## onyx
==> flow/design.v <==
module RstGen(
    input           clk,
    input           asrst_n,
    output wire     srst_n
);
reg  asrst_n_d1, asrst_n_d2;
always @(posedge clk or negedge asrst_n) begin
    if (!asrst_n) begin
        asrst_n_d1 <= 1'b0;
        asrst_n_d2 <= 1'b0;
    end
    else begin
        asrst_n_d1 <= asrst_n;
        asrst_n_d2 <= asrst_n_d1;
    end
end
assign srst_n = asrst_n_d2;
endmodule
module RoundRobinArbiter(
    input wire clk,
    input wire asrst,            
    input wire en,
    input wire [2:0] req_vld,
    output reg [2:0] o_grant
);
reg [2:0] last_grant;            
always @(*) begin
    if (en)
        case (last_grant)
            'b001: begin
                if      (req_vld[1]) o_grant = 3'b010;
                else if (req_vld[2]) o_grant = 3'b100;
                else if (req_vld[0]) o_grant = 3'b001;
                else                 o_grant = 3'b000;
            end
            'b010: begin
                if      (req_vld[2]) o_grant = 3'b100;
                else if (req_vld[0]) o_grant = 3'b001;
                else if (req_vld[1]) o_grant = 3'b010;
                else                 o_grant = 3'b000;
            end
            'b100: begin
                if      (req_vld[0]) o_grant = 3'b001;
                else if (req_vld[1]) o_grant = 3'b010;
                else if (req_vld[2]) o_grant = 3'b100;
                else                 o_grant = 3'b000;
            end
            default: o_grant <= 3'b000;
        endcase
    else
        o_grant <= 3'b000;
end
always @(posedge clk or posedge asrst) begin
    if (asrst) last_grant <= 'b100;
    else if (en && (| req_vld)) begin
        last_grant <= o_grant;
    end
end
endmodule
module SyncFIFO #(
    parameter DEPTH = 192,
    parameter WIDTH = 8
)(
    input                           clk,
    input                           asrst,   
    input                           wren,    
    input           [WIDTH-1:0]     wrdata,  
    output   wire                   full,    
    input                           rden,    
    output   reg    [WIDTH-1:0]     rddata,  
    output   wire                   empty    
);
localparam ADDR_WIDTH = $clog2(DEPTH);       
reg  [WIDTH-1:0] mem [0:DEPTH-1];            
reg  [ADDR_WIDTH-1:0] wrptr;                 
reg  [ADDR_WIDTH-1:0] rdptr;
reg  [ADDR_WIDTH:0] cnt;                     
always @(posedge clk or posedge asrst) begin
    if (asrst) begin
        rdptr  <= 'd0;
        rddata <= 'd0;
    end 
    else if (rden && !empty) begin
        rddata <= mem[rdptr];
        if (rdptr < DEPTH - 1) 
            rdptr <= rdptr + 'd1;
        else rdptr <= 'd0;
    end
end
always @(posedge clk or posedge asrst) begin
    if (asrst) begin
        wrptr <= 'd0;
    end 
    else if (wren && !full) begin
        mem[wrptr] <= wrdata;
        if (wrptr < DEPTH - 1) 
            wrptr <= wrptr + 'd1;
        else wrptr <= 'd0;
    end
end
always @(posedge clk or posedge asrst) begin
    if (asrst) 
        cnt <= 'd0;
    else if ((wren && !full) && !(rden && !empty))
        cnt <= cnt + 'd1;
    else if (!(wren && !full) && (rden && !empty))
        cnt <= cnt - 'd1;
end
assign full = (cnt == DEPTH);
assign empty = (cnt == 0);
endmodule
module SyncFIFO_Bypass #(
    parameter   DEPTH = 8,
    parameter   WIDTH = 64
)(
    input                       CLK,
    input                       Reset,       
    input                       i_WrEn,      
    input       [WIDTH-1:0]     i_WrData,    
    output wire                 o_Valid,     
    output wire [WIDTH-1:0]     o_Data,
    input                       i_Grant,
    output wire                 o_Grant
);
wire                    fifo_wren, fifo_rden;
wire                    fifo_empty;
wire  [WIDTH-1:0]       fifo_wrdata, fifo_rddata;
reg   [WIDTH-1:0]       i_WrData_reg;        
reg                     i_Grant_reg;         
reg                     fifo_empty_reg;      
always @(posedge CLK) begin
    i_WrData_reg <= i_WrData;
    i_Grant_reg  <= i_Grant;
    fifo_empty_reg <= fifo_empty;
end
assign o_Valid = i_Grant_reg;
assign fifo_wren = (i_WrEn && i_Grant && fifo_empty) ? 0 : i_WrEn;
assign fifo_wrdata = i_WrData;
assign fifo_rden = i_Grant;
assign o_Grant = fifo_empty ? i_WrEn : 1;
assign o_Data  = (i_Grant_reg && fifo_empty_reg) ? i_WrData_reg : fifo_rddata;
SyncFIFO #(
    .DEPTH      ( DEPTH         ),
    .WIDTH      ( WIDTH         )
)u_SyncFIFO(
    .clk        ( CLK           ),
    .asrst      ( Reset         ),
    .wren       ( fifo_wren     ),
    .wrdata     ( fifo_wrdata   ),
    .full       (               ),
    .rden       ( fifo_rden     ),
    .rddata     ( fifo_rddata   ),
    .empty      ( fifo_empty    )
);
endmodule
module PassC #(
    parameter WIDTH = 8
)(
    input                       CLK,
    input                       Reset,       
    input                       i_WrEn,      
    input       [WIDTH-1:0]     i_WrData,    
    output reg                  o_Valid,     
    output reg  [WIDTH-1:0]     o_Data,
    input                       i_Grant,
    output wire                 o_Grant
);
assign o_Grant = i_WrEn;
always @(posedge CLK or posedge Reset) begin
    if (Reset)
        o_Valid <= 'd0;
    else
        o_Valid <= i_Grant;
end
always @(posedge CLK or posedge Reset) begin
    if (Reset)
        o_Data  <= 'd0;
    else if (i_Grant)
        o_Data  <= i_WrData;
end
endmodule
module ArbTop #(
    parameter   FIFO_DEPTH = 8,
    parameter   WIDTH = 64
)(
    input                       CLK,
    input                       ASynReset_N,
    input                       i_DataValid_A, i_DataValid_B, i_DataValid_C,
    input       [WIDTH-1:0]     i_DataIn_A,    i_DataIn_B,    i_DataIn_C,
    input                       i_DataGrant_D,
    output wire                 o_DataValid_D,
    output wire [WIDTH-1:0]     o_DataOut_D,
    output wire                 o_DataGrant_A, o_DataGrant_B, o_DataGrant_C
);
wire                SynReset_N;
wire  [2:0]         arb_req, arb_grant;
wire                PassA_DataVld, PassB_DataVld, PassC_DataVld;
wire  [WIDTH-1:0]   PassA_Data,    PassB_Data,    PassC_Data;
assign {o_DataGrant_C, o_DataGrant_B, o_DataGrant_A} = arb_grant;
assign o_DataValid_D = (PassA_DataVld || PassB_DataVld || PassC_DataVld);
assign o_DataOut_D = PassA_DataVld ? PassA_Data :
                     PassB_DataVld ? PassB_Data :
                     PassC_DataVld ? PassC_Data :
                     0;
RstGen u_RstGen(
    .clk        ( CLK           ),
    .asrst_n    ( ASynReset_N   ),
    .srst_n     ( SynReset_N    )
);
RoundRobinArbiter u_RoundRobinArbiter(
    .clk        ( CLK           ),
    .asrst      ( ~SynReset_N   ),
    .en         ( i_DataGrant_D ),
    .req_vld    ( arb_req       ),
    .o_grant    ( arb_grant     )
);
SyncFIFO_Bypass #(
    .DEPTH      ( FIFO_DEPTH    ),
    .WIDTH      ( WIDTH         )
) u_PassA (
    .CLK        ( CLK           ),
    .Reset      ( ~SynReset_N   ),
    .i_Grant    ( arb_grant[0]  ),
    .i_WrEn     ( i_DataValid_A ),
    .i_WrData   ( i_DataIn_A    ),
    .o_Grant    ( arb_req[0]    ),
    .o_Valid    ( PassA_DataVld ),
    .o_Data     ( PassA_Data    )
);
SyncFIFO_Bypass #(
    .DEPTH      ( FIFO_DEPTH    ),
    .WIDTH      ( WIDTH         )
) u_PassB (
    .CLK        ( CLK           ),
    .Reset      ( ~SynReset_N   ),
    .i_Grant    ( arb_grant[1]  ),
    .i_WrEn     ( i_DataValid_B ),
    .i_WrData   ( i_DataIn_B    ),
    .o_Grant    ( arb_req[1]    ),
    .o_Valid    ( PassB_DataVld ),
    .o_Data     ( PassB_Data    )
);
PassC #(
    .WIDTH      ( WIDTH         )
)u_PassC (
    .CLK        ( CLK           ),
    .Reset      ( ~SynReset_N   ),
    .i_Grant    ( arb_grant[2]  ),
    .i_WrEn     ( i_DataValid_C ),
    .i_WrData   ( i_DataIn_C    ),
    .o_Grant    ( arb_req[2]    ),
    .o_Valid    ( PassC_DataVld ),
    .o_Data     ( PassC_Data    )
);
endmodule
clock: 1.72 ns
lec_check: 0
cap_margin: 20
core_margin: 2
core_utilization: 72
cts_cluster_diameter: 395
cts_cluster_size: 15
place_density_lb_addon: 0.04
setup_slack_margin: 0.5
slew_margin: 20
run.sh (not shown) runs the stock make flow with config.mk's settings and CLKGATE_MAP_FILE=.
Status onyx: flow complete, layout not clean - setup timing
Modified inputs, delta compared to onyx
- CTS_CLUSTER_SIZE: 15 -> unset
- SETUP_SLACK_MARGIN: 0.5 -> unset
- CTS_CLUSTER_DIAMETER: 395 -> unset
- PLACE_DENSITY_LB_ADDON: 0.04 -> unset
- ABC_AREA: unset -> 1
- the clock period (ns, I/O delays scaled along): 1.72 -> 2.74
- No crash in delta: every stage finished, but the layout fails its final checks due to setup timing.
- Although it ran to completion, onyx produced a layout that fails the final checks because of setup timing.
- Final total negative setup slack sits higher in delta than in onyx.
- Comparing delta and onyx, the higher largest driver fanout on the critical path is on delta.
- Diff delta and onyx: met3 routing resource usage after global routing lower in delta
- Compared to onyx, delta has clock latency at the later pin of the worst-skew pair 0.04 ns higher.
- A cell at the slowest stage of the critical path of sky130_fd_sc_hd__dfxtp_4 is what delta shows, while sky130_fd_sc_hd__or4_4 belongs to onyx.
### delta -> pepper
- setting CTS_CLUSTER_SIZE to 18 for the first time
- removing ABC_AREA (formerly 1)
- setting TNS_END_PERCENT to 80 for the first time
- changing CAP_MARGIN from 20 to 40
- setting SETUP_SLACK_MARGIN to -0.21 for the first time
## What came out
pepper finished every stage; the final checks, however, were not passed, the failures being setup timing.
Compared to delta, pepper has minimum clock period after layout 0.15 ns higher.
Cell area, pepper and delta: lower on pepper
In pepper, the share of the yosys chip area belonging to registers came out 1.4 points above the value in delta.
What willow does differently from pepper at the input level:
- changing TNS_END_PERCENT from 80 to 10
- setting CORE_ASPECT_RATIO to 0.9 for the first time
- setting PLACE_DENSITY_LB_ADDON to 0.0 for the first time
- setting CTS_CLUSTER_DIAMETER to 396 for the first time
- changing SETUP_SLACK_MARGIN from -0.21 to 0.79
- changing CTS_CLUSTER_SIZE from 18 to 17
==> results <==
- willow finished all stages; however, its layout fails the closing checks, the failures being setup timing.
- Detail-routed via count per cell (willow over pepper): increase, about 3.4%
- Relative to pepper, willow degrades post-layout minimum cycle time.
- willow: critical path depth is 1 lower than what pepper reported.
- Taking pepper as 1.0, willow lands at 0.915 on power density of the placed cells.
Power is estimated from default activity; no workload was simulated.
